==> flow/design.v (excerpt) <==
module TL_UART #(
    parameter [15:0] C_DEFAULT_BAUD_RATE = 16'd868,
    parameter C_DEFAULT_TX_ON = 1,
    parameter C_DEFAULT_RX_ON = 1,
    parameter C_TILELINK_ID_WIDTH = 1
) (
    input  wire                           uart_clock_i,
    input  wire                           uart_reset_i,
    input  wire [                    2:0] uart_a_opcode,
    input  wire [                    2:0] uart_a_param,
    input  wire [                    2:0] uart_a_size,
    input  wire [C_TILELINK_ID_WIDTH-1:0] uart_a_source,
    input  wire [                   11:0] uart_a_address,
    input  wire [                    3:0] uart_a_mask,
    input  wire [                   31:0] uart_a_data,
    input  wire                           uart_a_corrupt,
    input  wire                           uart_a_valid,
    output wire                           uart_a_ready,
    output wire [                    2:0] uart_d_opcode,
    output wire [                    1:0] uart_d_param,
    output wire [                    2:0] uart_d_size,
    output wire [C_TILELINK_ID_WIDTH-1:0] uart_d_source,
    output wire                           uart_d_denied,
    output wire [                   31:0] uart_d_data,
    output wire                           uart_d_corrupt,
    output wire                           uart_d_valid,
    input  wire                           uart_d_ready,
    input  wire                           UART_RX,
    output wire                           UART_TX,
    output wire                           UART_RX_IRQ,
    output wire                           UART_TX_IRQ
);
  localparam AW = 12;
  localparam IW = C_TILELINK_ID_WIDTH;
  wire          a_ready;
  wire          a_valid;
  wire [   2:0] a_opcode;
  /*verilator lint_off UNUSED*/
  wire [   2:0] a_param;
  /*verilator lint_on UNUSED*/
  wire [   2:0] a_size;
  wire [IW-1:0] a_source;
  wire [  11:0] a_address;
  wire [   3:0] a_mask;
  wire [  31:0] a_data;
  wire          a_corrupt;
  wire          d_ready;
  reg  [   2:0] d_opcode_q;
  reg  [   1:0] d_param_q;
  reg  [   2:0] d_size_q;
  reg  [IW-1:0] d_source_q;
  reg           d_denied_q;
  reg  [  15:0] d_data_q;
  reg           d_corrupt_q;
  reg           d_valid_q;
localparam [2:0] Get = 3'd4;
localparam [2:0] PutFullData = 3'd0;
localparam [2:0] PutPartialData = 3'd1;
localparam [2:0] ArithmeticData = 3'd2;
localparam [2:0] LogicalData = 3'd3;
  ...
Size: ~700 flip-flops.
export LEC_CHECK = 0
export ABC_AREA = 1
export CAP_MARGIN = 20
export CORE_ASPECT_RATIO = 0.69
export CORE_MARGIN = 2
export CORE_UTILIZATION = 72
export CTS_CLUSTER_DIAMETER = 394
export CTS_CLUSTER_SIZE = 10
export PLACE_DENSITY = 0.6
export SETUP_SLACK_MARGIN = 0.74
export SLEW_MARGIN = 20
create_clock -name core_clock -period 2.63 [get_ports {uart_clock_i}]
run.sh (not shown) runs the stock make flow with config.mk's settings and CLKGATE_MAP_FILE=.
Then changed:
- ABC_AREA: 1 -> unset
- CAP_MARGIN: 20 -> 15
- CORE_ASPECT_RATIO: 0.69 -> 0.97
- CTS_CLUSTER_DIAMETER: 394 -> unset
- CTS_CLUSTER_SIZE: 10 -> 39
- HOLD_SLACK_MARGIN: unset -> -0.1
- MAX_ROUTING_LAYER: unset -> met4
- PLACE_DENSITY: 0.6 -> 0.65
- SETUP_SLACK_MARGIN: 0.74 -> -0.26
With this change the flow ran to the end with violations: setup timing.
Global-route usage came out lower by 3.5 points.
Count of clock-buffer cells in the layout came out lower by 55.
Worst setup slack got worse by 0.18 ns.
Clock power hardly moves.
Worst hold slack got worse by 0.13 ns.
Wire length came out lower by 22%.
Final area came out lower by 8.1%.

* * *

## north
TL_UART again, from the RTL that the note above started with.
export LEC_CHECK = 0
export CAP_MARGIN = 25
export CORE_ASPECT_RATIO = 0.97
export CORE_MARGIN = 2
export CORE_UTILIZATION = 72
export CTS_CLUSTER_SIZE = 14
export MAX_ROUTING_LAYER = met5
export PLACE_DENSITY = 0.78
export SETUP_SLACK_MARGIN = -0.24
export SLEW_MARGIN = 20
create_clock -name core_clock -period 4.06 [get_ports {uart_clock_i}]
Input-level comparison between south and north:
Settings: CORE_ASPECT_RATIO: 0.97 -> unset; SETUP_SLACK_MARGIN: -0.24 -> 0.58; PLACE_DENSITY: 0.78 -> unset; PLACE_DENSITY_LB_ADDON: unset -> 0.01; MAX_ROUTING_LAYER: met5 -> unset; CTS_CLUSTER_SIZE: 14 -> unset; CAP_MARGIN: 25 -> 20; the clock period (ns, I/O delays scaled along): 4.06 -> 2.63.
Results
- The flow completed for south, but it is not clean: the layout still shows setup timing.
- north ended up with reg -> reg as its worst min-delay path class; south ended up with in -> reg.
- Changes observed in south relative to north: combinational logic power climbed about 160%, post-cts resize count climbed 32, number of antenna violations at the first check in global routing climbed 15, setup slack after placement dropped 0.82 ns, power climbed 70%.
- south ends up with a maximum fanout along the worst path that is 4 lower than in north.
- Total clock buffers created by CTS (south vs. north) increases slightly
- The estimated wirelength of the detail-placed design in north is 0.885 times that in south.
- Re placement row count: north was lower than south.
- Taking north as the reference, in south final worst setup slack decreased 1.46 ns, final cell count without fillers +161.

* * *

build 25:
Starting RTL as in the previous note.
Settings: LEC_CHECK=0, CAP_MARGIN=20, CORE_MARGIN=2, CORE_UTILIZATION=70, PLACE_DENSITY_LB_ADDON=0.25, SLEW_MARGIN=20, TNS_END_PERCENT=5; clock period 7.51 ns.
Build 25 | stages: all done | timing, DRC, antenna: all pass
For build 3, these inputs were changed with respect to build 25:
- CORE_UTILIZATION: 70 -> 64
- PLACE_DENSITY: unset -> 0.6
- TNS_END_PERCENT: 5 -> unset
- PLACE_DENSITY_LB_ADDON: 0.25 -> unset
- the clock period (ns, I/O delays scaled along): 7.51 -> 3.33
[summary]
NOTE number of clock-tree buffers in the layout build 25->build 3 decreased by a few percent
As far as area after synthesis goes, build 25 and build 3 are indistinguishable; the numbers are identical.
Higher period utilization among build 25 and build 3: build 3
On number of top-level pins, build 25 and build 3 are basically level.
Summary — final design area excluding fillers, build 3 relative to build 25: higher, by 3.6%.
Build 3 vs build 25: worst endpoint required time down
Modified inputs, build 41 compared to build 3
- CORE_UTILIZATION: 64 -> 58
- the clock period (ns, I/O delays scaled along): 3.33 -> 6.56
[summary]
In build 41 the fraction of area in registers turned out 1.7 points higher than in build 3. Build 41 finished every step from synthesis to the final layout, and the layout passed the timing, design-rule and antenna checks. The post-route fraction of the period consumed by the critical path in build 41 sits 27 points below the value recorded for build 3. Compared with build 3, build 41 shows a combinational power share that is 0.4 points lower. The worst path setup slack after routing of build 41 was superior to that of build 3. Looking at classification of the worst setup path, the reg2reg result is from build 3; the in2reg one comes from build 41. Relative to build 3, build 41 improves design area.

* * *

v23:
TL_UART again, from the RTL that the note above started with.
clock: 4.73 ns
lec_check: 0
cap_margin: 20
core_margin: 2
core_utilization: 40
place_density: 0.6
slew_margin: 20
What v51 does differently from v23 at the input level:
Settings: CORE_UTILIZATION: 40 -> 26; the clock period (ns, I/O delays scaled along): 4.73 -> 10.1.
==> comparison <==
- v23 -> v51: summed area of non-filler cells in the final layout increased slightly
- Measured against v51, the area of the chip of v23 comes out at 0.65 times the reference value.
- Row period utilization: v51 lower / v23 higher
- Between v23 and v51, fraction of power spent switching nets increased.
- Post-route met1 wirelength (v51 over v23): increase, about 0.54%
- v51 ends up with higher post-place instance area than v23 does.
- Comparing total global routing track utilization for v23 and v51, the bigger number came from v23.
- v51: setup slack higher than v23
- Between v23 and v51, the flow reports number of standard cells in the layout, taps in and fillers out increasing by more than 10%.
- Number of tap cells inserted up 57% in v51 wrt v23
- Measured against each other, v23 and v51 differ in wire length per cell after detailed routing, the higher figure coming from v23.
Here is what was changed in the inputs of v27 compared with v51.
Settings: CORE_UTILIZATION: 26 -> 40; the clock period (ns, I/O delays scaled along): 10.1 -> 5.22.
[summary]
For v51, the end point of the critical path was tx_fifo_inst.fifo[31][4], unlike v27, where it was tx_fifo_inst.fifo[20][2]. Growth of design area from synthesis to finish sits lower in v27 than in v51. In the flow results for v27 and v51, the hold slack is larger on v27. Worst setup path startpoint = uart_a_address[1]: v51; worst setup path startpoint = uart_a_address[9]: v27. Total number of vias shrinks slightly when moving from v51 to v27. Compared to v51, the router laid down less metal wire for v27. [compare] base=v51 new=v27: critical path arrival -1.14 ns, routing usage on met3 +1.9 points.
Input changes introduced in v19 (baseline for comparison: v27):
Settings: CORE_UTILIZATION changed from 40 to 65; CTS_CLUSTER_DIAMETER newly set to 240; the clock period (ns, I/O delays scaled along) changed from 5.22 to 7.54.
--- outcome ---
v27 → v19: leakage power of the design fell about 2.4%; largest net degree at the start of global routing rose 15.
Taking v27 over v19, the post-detailed-routing wire length ratio works out to 1.06.
In terms of hold slack, v19 and v27 differ only marginally.
Side by side, non-clock buffer count turned out lower in v19 than in v27.
Going from v27 to v19, setup slack grows by 1.77 ns.
Highest layer used for signal routing = met4: v19; highest layer used for signal routing = met5: v27
v19 ends up with a sequential power that is about 30% lower than in v27.
Endpoint arrival time on the critical path: v19 vs v27 up 0.53 ns
Looking at v27 and v19, the total number of vias is a wash.

* * *

Setup of run A:
TL_UART again, from the RTL that the note above started with.
clock: 2.74 ns
lec_check: 0
cap_margin: 20
core_margin: 2
core_utilization: 72
place_density_lb_addon: 0.01
setup_slack_margin: 0.61
slew_margin: 20
Seen in the log of run A: GRT-0232 during global routing, after which the run never completed.
## Diff of input files: run B against run A
- SETUP_SLACK_MARGIN: 0.61 -> 0.6
- the clock period (ns, I/O delays scaled along): 2.74 -> 2.75
--- outcome ---
The remaining runs in run A and run B completed every stage, whereas run A halted early.
Run A: GRT-0232 in global routing -> run aborted
[run B] flow finished | final checks: failed | reasons: negative setup slack
Reported for run A and run B, number of standard-cell rows in the floorplan turned out identical to the last digit.
Looking at run A and run B, the total instance count after detailed placement is a wash.
The synthesized cell count of run B and that of run A are within noise of each other.
When run B is measured against run A, its pre-CTS setup slack turns out 0.036 ns higher.
Diff run A..run B | number of buffers created by CTS | unchanged
Reported for run A and run B, number of I/O pins turned out identical to the last digit.
Run B vs run A on buffers inserted during post-CTS setup optimization: run B is the lower one.
Run A → run B: die area has remained practically unchanged; sequential-to-total area share from yosys stat about even; placer congestion estimate fell about 1.2%.
Post-cts sizing count was lower in run B than in run A.
Changes in run C relative to run B:
- SETUP_SLACK_MARGIN: 0.6 -> unset
- PLACE_DENSITY: unset -> 0.6
- PLACE_DENSITY_LB_ADDON: 0.01 -> unset
- CORE_UTILIZATION: 72 -> 69
- the clock period (ns, I/O delays scaled along): 2.75 -> 2.74
[summary]
Run C: full flow OK, the timing, design-rule and antenna checks passed
Register-to-register path setup slack (higher): run C
Of run C and run B, the run reporting the higher combinational cell fraction of total power was run B.
When run C is set beside run B, its total routing usage reported by global routing turns out to be 11 points smaller.
Input changes introduced in run D (baseline for comparison: run C):
- an added SETUP_SLACK_MARGIN of 0.22
- a change of CORE_UTILIZATION from 69 to 72
- a change of the clock period (ns, I/O delays scaled along) from 2.74 to 2.63
### Flow results
- Complete run, failing final checks: run D, reason negative setup slack.
- Run D gives more total buffers and inverters traversed by the critical path than run C did.
- Setup slack in run D is smaller than in run C.
- Run C reports its highest signal layer in the routed design as met4 while run D reports met5.
- Of run C and run D, the run reporting the lower switching fraction of total power was run C.
- Run D vs run C — internal power climbed by a few percent
- | first-iteration DRC count | higher: run D |
- [compare] base=run C new=run D: final core utilization went up 8.6 points, power consumption up 6.3%, clock share of power lower, sequential portion of the cell area shows a reduction of 3.0 points.
> inputs changed (run D -> run E)
- a deleted PLACE_DENSITY that had been 0.6
- a change of SETUP_SLACK_MARGIN from 0.22 to 0.08
- a change of CORE_UTILIZATION from 72 to 70
## What came out
In the metrics for run E and run D, the one carrying the lower combinational cell fraction of total power is run E.
Lower number of vias per cell after detailed routing goes to run E over run D.
Maximum frequency from static timing analysis in run E is 14% higher than in run D
Non-clock buffer count for run E: 60 down relative to run D
Total antenna diodes in the routed design in run E is 1 lower than in run D
Taking run D as the reference, in run E cell count along the critical path lost 4, pin count of the biggest net entering global routing dropped 1.5%, chip area estimate from yosys synthesis saw little to no change.
Run E | status: complete | timing, DRC, antenna: pass
The switching power number comes out higher for run D vs run E.
## Diff of input files: run F against run E
- an added CTS_CLUSTER_SIZE of 39
- a change of SETUP_SLACK_MARGIN from 0.08 to 0.76
- an added MAX_ROUTING_LAYER of met4
- a change of CORE_UTILIZATION from 70 to 72
- a change of CAP_MARGIN from 20 to 25
- an added CORE_ASPECT_RATIO of 0.97
- an added PLACE_DENSITY_LB_ADDON of 0.01
## What came out
Tool error DPL-0033 stopped run F during clock tree synthesis; no final results.
Diff run E -> run F: standard-cell row count shows a reduction of about 2.7%, estimated wirelength of the detail-placed design fell by 0.38%.
Looking at vertical die size, run F sits about 3% lower than run E does.
Die area shrinks by a few percent when moving from run E to run F.
Power is estimated from default activity; no workload was simulated.
